==> v8: inputs <==
==> flow/design.v <==
`timescale 1ns / 1ps
module srl_oneshot(
		input clk250_i,
		input rst_i,
		input trig_i,
		output scal_o
    );
	parameter ONESHOT_LENGTH = 16;
	reg flag;
	reg [15:0] delay_line;
	always @(posedge clk250_i) begin
		if (rst_i) begin
			flag <= 0;
			delay_line <= {16{1'b0}};
		end else begin
			if (trig_i) flag <= 1;
			else if (delay_line[ONESHOT_LENGTH-1]) flag <= 0;
			delay_line <= {delay_line[14:0],trig_i};
		end
	end
	assign scal_o = flag;
endmodule
`timescale 1ns / 1ps
module srl_oneshot_with_ref(
		input clk250_i,
		input rst_i,
		input pulse_i,
		input trig_i,
		output mon_scal_o,
		output scal_o
    );
	parameter ONESHOT_LENGTH = 16;
	reg [1:0] mon_flag_reg;
	reg mon_flag;
	reg flag;
	reg [15:0] delay_line;
	reg [15:0] mon_delay_line;
	always @(posedge clk250_i) begin
		if (rst_i) begin
			mon_flag_reg <= 2'b00;
			mon_flag <= 0;
			mon_delay_line <= {16{1'b0}};
			flag <= 0;
			delay_line <= {16{1'b0}};
		end else begin
			mon_flag_reg <= {mon_flag_reg[0],flag & pulse_i};
			if (mon_flag_reg[0] && !mon_flag_reg[1]) mon_flag <= 1;
			else if (mon_delay_line[ONESHOT_LENGTH-1]) mon_flag <= 0;
			mon_delay_line <= {mon_delay_line[14:0],mon_flag_reg[0] && !mon_flag_reg[1]};
			if (trig_i) flag <= 1;
			else if (delay_line[ONESHOT_LENGTH-1]) flag <= 0;
			delay_line <= {delay_line[14:0],trig_i};
		end
	end
	assign scal_o = flag;
	assign mon_scal_o = mon_flag;
endmodule
`timescale 1ns / 1ps
module ANITA3_trigger_holdoff(
		input clk250_i,
		input rst_i,
		input trig_i,
		output holdoff_o
    );
	reg holdoff_div_2;
	reg [3:0] holdoff_counter;
	wire [4:0] holdoff_counter_plus_one = holdoff_counter + 1;
	reg trigger_holdoff;
	reg clear_holdoff;
	always @(posedge clk250_i) begin
		if (rst_i) begin
			trigger_holdoff <= 0;
			holdoff_div_2 <= 0;
			holdoff_counter <= {4{1'b0}};
			clear_holdoff <= 0;
		end else begin
			if (clear_holdoff) trigger_holdoff <= 0;
			else if (trig_i) trigger_holdoff <= 1;
			if (!trigger_holdoff) holdoff_div_2 <= 0;
			else holdoff_div_2 <= ~holdoff_div_2;
			if (!trigger_holdoff) holdoff_counter <= {4{1'b0}};
			else if (holdoff_div_2) holdoff_counter <= holdoff_counter_plus_one;
			clear_holdoff <= holdoff_counter_plus_one[4];
		end
	end
	assign holdoff_o = trigger_holdoff;
endmodule
`timescale 1ns / 1ps
module ANITA3_simple_trigger_map(
		clk250_i,
		rst_i,
		L1_i,
		mask_i,
		V_pol_phi_o,
		H_pol_phi_o
    );
	parameter NUM_SURFS = 12;
	parameter NUM_TRIG = 4;
	parameter NUM_PHI = 16;
	input clk250_i;
	input rst_i;
	input [NUM_SURFS*NUM_TRIG-1:0] L1_i;
	input [2*NUM_PHI-1:0] mask_i;
	output [NUM_PHI-1:0] V_pol_phi_o;
	output [NUM_PHI-1:0] H_pol_phi_o;
	wire [NUM_PHI-1:0] V_pol_phi_in;
	wire [NUM_PHI-1:0] H_pol_phi_in;
	wire [NUM_TRIG-1:0] SURF_L1[NUM_SURFS-1:0];
	generate
		genvar s;
		for (s=0;s<NUM_SURFS;s=s+1) begin : SL
			assign SURF_L1[s] = L1_i[4*s +: 4];
		end
	endgenerate
	wire [NUM_PHI-1:0] V_pol_mask = mask_i[0 +: NUM_PHI];
	wire [NUM_PHI-1:0] H_pol_mask = mask_i[NUM_PHI +: NUM_PHI];
	reg [NUM_PHI-1:0] V_pol_phi_reg;
	reg [NUM_PHI-1:0] H_pol_phi_reg;
	reg [NUM_PHI-1:0] V_pol_phi_pipe;
	reg [NUM_PHI-1:0] H_pol_phi_pipe;
	assign V_pol_phi_in[0] = SURF_L1[2][0];
	assign V_pol_phi_in[4] = SURF_L1[2][1];
	assign H_pol_phi_in[0] = SURF_L1[2][2];
	assign H_pol_phi_in[4] = SURF_L1[2][3];
	assign V_pol_phi_in[2] = SURF_L1[3][0];
	assign V_pol_phi_in[6] = SURF_L1[3][1];
	assign H_pol_phi_in[2] = SURF_L1[3][2];
	assign H_pol_phi_in[6] = SURF_L1[3][3];
	assign V_pol_phi_in[1] = SURF_L1[4][0];
	assign V_pol_phi_in[5] = SURF_L1[4][1];
	assign H_pol_phi_in[1] = SURF_L1[4][2];
	assign H_pol_phi_in[5] = SURF_L1[4][3];
	assign V_pol_phi_in[3] = SURF_L1[5][0];
	assign V_pol_phi_in[7] = SURF_L1[5][1];
	assign H_pol_phi_in[3] = SURF_L1[5][2];
	assign H_pol_phi_in[7] = SURF_L1[5][3];
	assign V_pol_phi_in[15] = SURF_L1[6][0];
	assign V_pol_phi_in[11] = SURF_L1[6][1];
	assign H_pol_phi_in[15] = SURF_L1[6][2];
	assign H_pol_phi_in[11] = SURF_L1[6][3];
	assign V_pol_phi_in[13] = SURF_L1[7][0];
	assign V_pol_phi_in[9] = SURF_L1[7][1];
	assign H_pol_phi_in[13] = SURF_L1[7][2];
	assign H_pol_phi_in[9] = SURF_L1[7][3];
	assign V_pol_phi_in[14] = SURF_L1[8][0];
	assign V_pol_phi_in[10] = SURF_L1[8][1];
	assign H_pol_phi_in[14] = SURF_L1[8][2];
	assign H_pol_phi_in[10] = SURF_L1[8][3];
	assign V_pol_phi_in[12] = SURF_L1[9][0];
	assign V_pol_phi_in[8] = SURF_L1[9][1];
	assign H_pol_phi_in[12] = SURF_L1[9][2];
	assign H_pol_phi_in[8] = SURF_L1[9][3];
	generate
		genvar j;
		for (j=0;j<NUM_PHI;j=j+1) begin : PHI
			always @(posedge clk250_i) begin : IFF
				if (rst_i) V_pol_phi_reg[j] <= 0;
				else if (V_pol_mask[j]) V_pol_phi_reg[j] <= 0;
				else V_pol_phi_reg[j] <= V_pol_phi_in[j];
				if (rst_i) H_pol_phi_reg[j] <= 0;
				else if (H_pol_mask[j]) H_pol_phi_reg[j] <= 0;
				else H_pol_phi_reg[j] <= H_pol_phi_in[j];
			end
		end
	endgenerate
	always @(posedge clk250_i) begin
		if (rst_i) begin
			V_pol_phi_pipe <= {NUM_PHI{1'b0}};
			H_pol_phi_pipe <= {NUM_PHI{1'b0}};
		end else begin
			V_pol_phi_pipe <= V_pol_phi_reg;
			H_pol_phi_pipe <= H_pol_phi_reg;
		end
	end
	assign V_pol_phi_o = V_pol_phi_pipe;
	assign H_pol_phi_o = H_pol_phi_pipe;
endmodule
`timescale 1ns / 1ps
module ANITA3_simple_trigger( clk250_i,
										rst_i,
										L1_i,
										trig_o,
										scal_o,
										scal_L1_o,
										disable_i,
										refpulse_i,
										mon_scal_o,
										ant_mask_i,
										phi_mask_i,
										phi_o,
										count_o
										);
   parameter NUM_SURFS = 12;
   parameter NUM_TRIG = 4;
   parameter NUM_HOLD = 4;   
	parameter NUM_PHI = 16;
   input clk250_i;
	input rst_i;
   input [NUM_SURFS*NUM_TRIG-1:0] L1_i;
	input [2*NUM_PHI-1:0] ant_mask_i;
	input [2*NUM_PHI-1:0] phi_mask_i;
   output 			  trig_o;
	output [2*NUM_PHI-1:0] phi_o;
	output [2*NUM_PHI-1:0] scal_o;
	output [2*NUM_PHI-1:0] scal_L1_o;
	input refpulse_i;
	output [2*NUM_PHI-1:0] mon_scal_o;
	output [7:0] count_o;
	input disable_i;
	wire [NUM_PHI-1:0] V_pol_phi;
	wire [NUM_PHI-1:0] H_pol_phi;
	ANITA3_simple_trigger_map u_map(.clk250_i(clk250_i),
											  .rst_i(rst_i),
											  .mask_i(ant_mask_i),
											  .L1_i(L1_i),
											  .V_pol_phi_o(V_pol_phi),
											  .H_pol_phi_o(H_pol_phi));
	reg [NUM_PHI-1:0] V_pol_trig;
	reg [NUM_PHI-1:0] H_pol_trig;
	reg [NUM_PHI-1:0] V_pol_phi_del;
	reg [NUM_PHI-1:0] H_pol_phi_del;
	reg [NUM_PHI-1:0] V_pol_hold;
	reg [NUM_PHI-1:0] H_pol_hold;
	reg [NUM_PHI-1:0] V_pol_pat;
	reg [NUM_PHI-1:0] H_pol_pat;	
	reg H_rf_trigger;
	reg V_rf_trigger;
	reg rf_trigger;
	reg [1:0] raw_rf_trigger;
	wire trigger_holdoff;
	reg [7:0] raw_rf_count;
	reg rf_count_flag;
	reg [7:0] rf_count;	
	reg trig_disable;
	generate
		genvar i;
		for (i=0;i<NUM_PHI;i=i+1) begin : RF_TRIG
			srl_oneshot l1v_scaler(.clk250_i(clk250_i),.rst_i(rst_i),.trig_i(V_pol_phi[i]), 
													.scal_o(scal_L1_o[i]));
			srl_oneshot l1h_scaler(.clk250_i(clk250_i),.rst_i(rst_i),.trig_i(H_pol_phi[i]), 
													.scal_o(scal_L1_o[NUM_PHI+i]));
			srl_oneshot_with_ref v_scaler(.clk250_i(clk250_i),.rst_i(rst_i),.trig_i(V_pol_trig[i]),.pulse_i(refpulse_i), 
													.scal_o(scal_o[i]), .mon_scal_o(mon_scal_o[i]));
			srl_oneshot_with_ref h_scaler(.clk250_i(clk250_i),.rst_i(rst_i),.trig_i(H_pol_trig[i]),.pulse_i(refpulse_i), 
													.scal_o(scal_o[NUM_PHI+i]), .mon_scal_o(mon_scal_o[NUM_PHI+i]));
			always @(posedge clk250_i) begin
				if (rst_i) begin
					V_pol_trig[i] <= 1'b0;
					H_pol_trig[i] <= 1'b0;
				end else begin
				V_pol_trig[i] <= ((V_pol_phi[i]) && (V_pol_phi[(i+1)%NUM_PHI])) && !phi_mask_i[i];  
				H_pol_trig[i] <= ((H_pol_phi[i]) && (H_pol_phi[(i+1)%NUM_PHI])) && !phi_mask_i[NUM_PHI+i];	
				end
				end
		end
	endgenerate
	always @(posedge clk250_i) begin
		if (rst_i) begin
			trig_disable <= 0;
			V_pol_phi_del <= {NUM_PHI{1'b0}};
			H_pol_phi_del <= {NUM_PHI{1'b0}};
			H_pol_hold <= {NUM_PHI{1'b0}};
			V_pol_hold <= {NUM_PHI{1'b0}};
			H_pol_pat <= {NUM_PHI{1'b0}};
			V_pol_pat <= {NUM_PHI{1'b0}};
			H_rf_trigger <= 0;
			V_rf_trigger <= 0;
			rf_trigger <= 0;
			raw_rf_trigger <= {2{1'b0}};
			rf_count_flag <= 0;
			raw_rf_count <= {8{1'b0}};
			rf_count <= {8{1'b0}};
		end else begin
		trig_disable <= disable_i;
		V_pol_phi_del <= V_pol_phi;
		H_pol_phi_del <= H_pol_phi;
		H_pol_hold <= H_pol_phi_del;
		V_pol_hold <= V_pol_phi_del;
		if ((H_rf_trigger || V_rf_trigger) && !trigger_holdoff) H_pol_pat <= H_pol_hold;
		if ((H_rf_trigger || V_rf_trigger) && !trigger_holdoff) V_pol_pat <= V_pol_hold;		
		H_rf_trigger <= |H_pol_trig;
		V_rf_trigger <= |V_pol_trig;
		rf_trigger <= (H_rf_trigger | V_rf_trigger) && !trigger_holdoff && !trig_disable;
		raw_rf_trigger <= {raw_rf_trigger[0],(H_rf_trigger | V_rf_trigger)};
		rf_count_flag <= (raw_rf_trigger[0] && !raw_rf_trigger[1]);
		if (rf_count_flag) raw_rf_count <= raw_rf_count + 1;
		if (rf_count_flag && trigger_holdoff) rf_count <= raw_rf_count;
			end
	end
	ANITA3_trigger_holdoff u_rf_holdoff(.clk250_i(clk250_i),
													.rst_i(rst_i),
													.trig_i(V_rf_trigger | H_rf_trigger),
													.holdoff_o(trigger_holdoff));
	assign trig_o = rf_trigger;
	assign phi_o = {H_pol_pat,V_pol_pat};
	assign count_o = rf_count;
endmodule
==> flow/run.sh <==
#!/bin/bash
# the make line also repeats each setting of config.mk as NAME=value (left out here)
make -C /OpenROAD-flow-scripts/flow DESIGN_CONFIG=/design/flow/config.mk WORK_HOME=/design/flow/orfs CLKGATE_MAP_FILE= finish
==> flow/config.mk <==
export PLATFORM = sky130hd
export DESIGN_NAME = ANITA3_simple_trigger
export DESIGN_NICKNAME = ANITA3_simple_trigger
export VERILOG_FILES = /design/flow/design.v
export SDC_FILE = /design/flow/constraint.sdc
export NUM_CORES = 4
export LEC_CHECK = 0
export CAP_MARGIN = 35
export CORE_MARGIN = 8
export CORE_UTILIZATION = 70
export CTS_CLUSTER_DIAMETER = 340
export CTS_CLUSTER_SIZE = 24
export MAX_ROUTING_LAYER = met5
export PLACE_DENSITY = 0.6
export SLEW_MARGIN = 10
==> flow/constraint.sdc <==
create_clock -name core_clock -period 3.69 [get_ports {clk250_i}]
set_input_delay 0.7380 -clock core_clock [delete_from_list [all_inputs] [get_ports {clk250_i}]]
set_output_delay 0.7380 -clock core_clock [all_outputs]
set_load 0.01 [all_outputs]
==> inputs of v18, as changes to v8 <==
CAP_MARGIN = 20   (was 35)
CELL_PAD_IN_SITES_GLOBAL_PLACEMENT = 3   (was default)
CORE_MARGIN = 7   (was 8)
CORE_UTILIZATION = 31   (was 70)
CTS_CLUSTER_DIAMETER = default   (was 340)
CTS_CLUSTER_SIZE = default   (was 24)
GPL_ROUTABILITY_DRIVEN = 0   (was default)
MAX_ROUTING_LAYER = default   (was met5)
PLACE_DENSITY = default   (was 0.6)
SLEW_MARGIN = 20   (was 10)
==> flow/constraint.sdc (replaced) <==
create_clock -name core_clock -period 4.0 [get_ports {clk250_i}]
set_input_delay 0.8000 -clock core_clock [delete_from_list [all_inputs] [get_ports {clk250_i}]]
set_output_delay 0.8000 -clock core_clock [all_outputs]
set_load 0.01 [all_outputs]
==> summary of the runs <==
- Synthesized cell count is the same in v18 and v8.
- Cell area: v18 is larger than v8 (10%).
- v18 completed with no timing, DRC or antenna violations. v8 completed with no timing, DRC or antenna violations.
- Against v8, the clock power of v18 is higher by about 80%.
- Worst setup slack: v18 is better than v8 (38 ps).
- In v8 the first-iteration DRC count is higher than in v18, by about 5.6%.
- Of v18 and v8, v8 has the higher sequential power (gap about 8%, measured against v8).
- Global-route usage: v18 is lower than v8 (8.0 points).
- Against v8, the combinational power of v18 is smaller by 3.6%.
Power figures rest on the tool's default switching activity, not on a simulated workload.
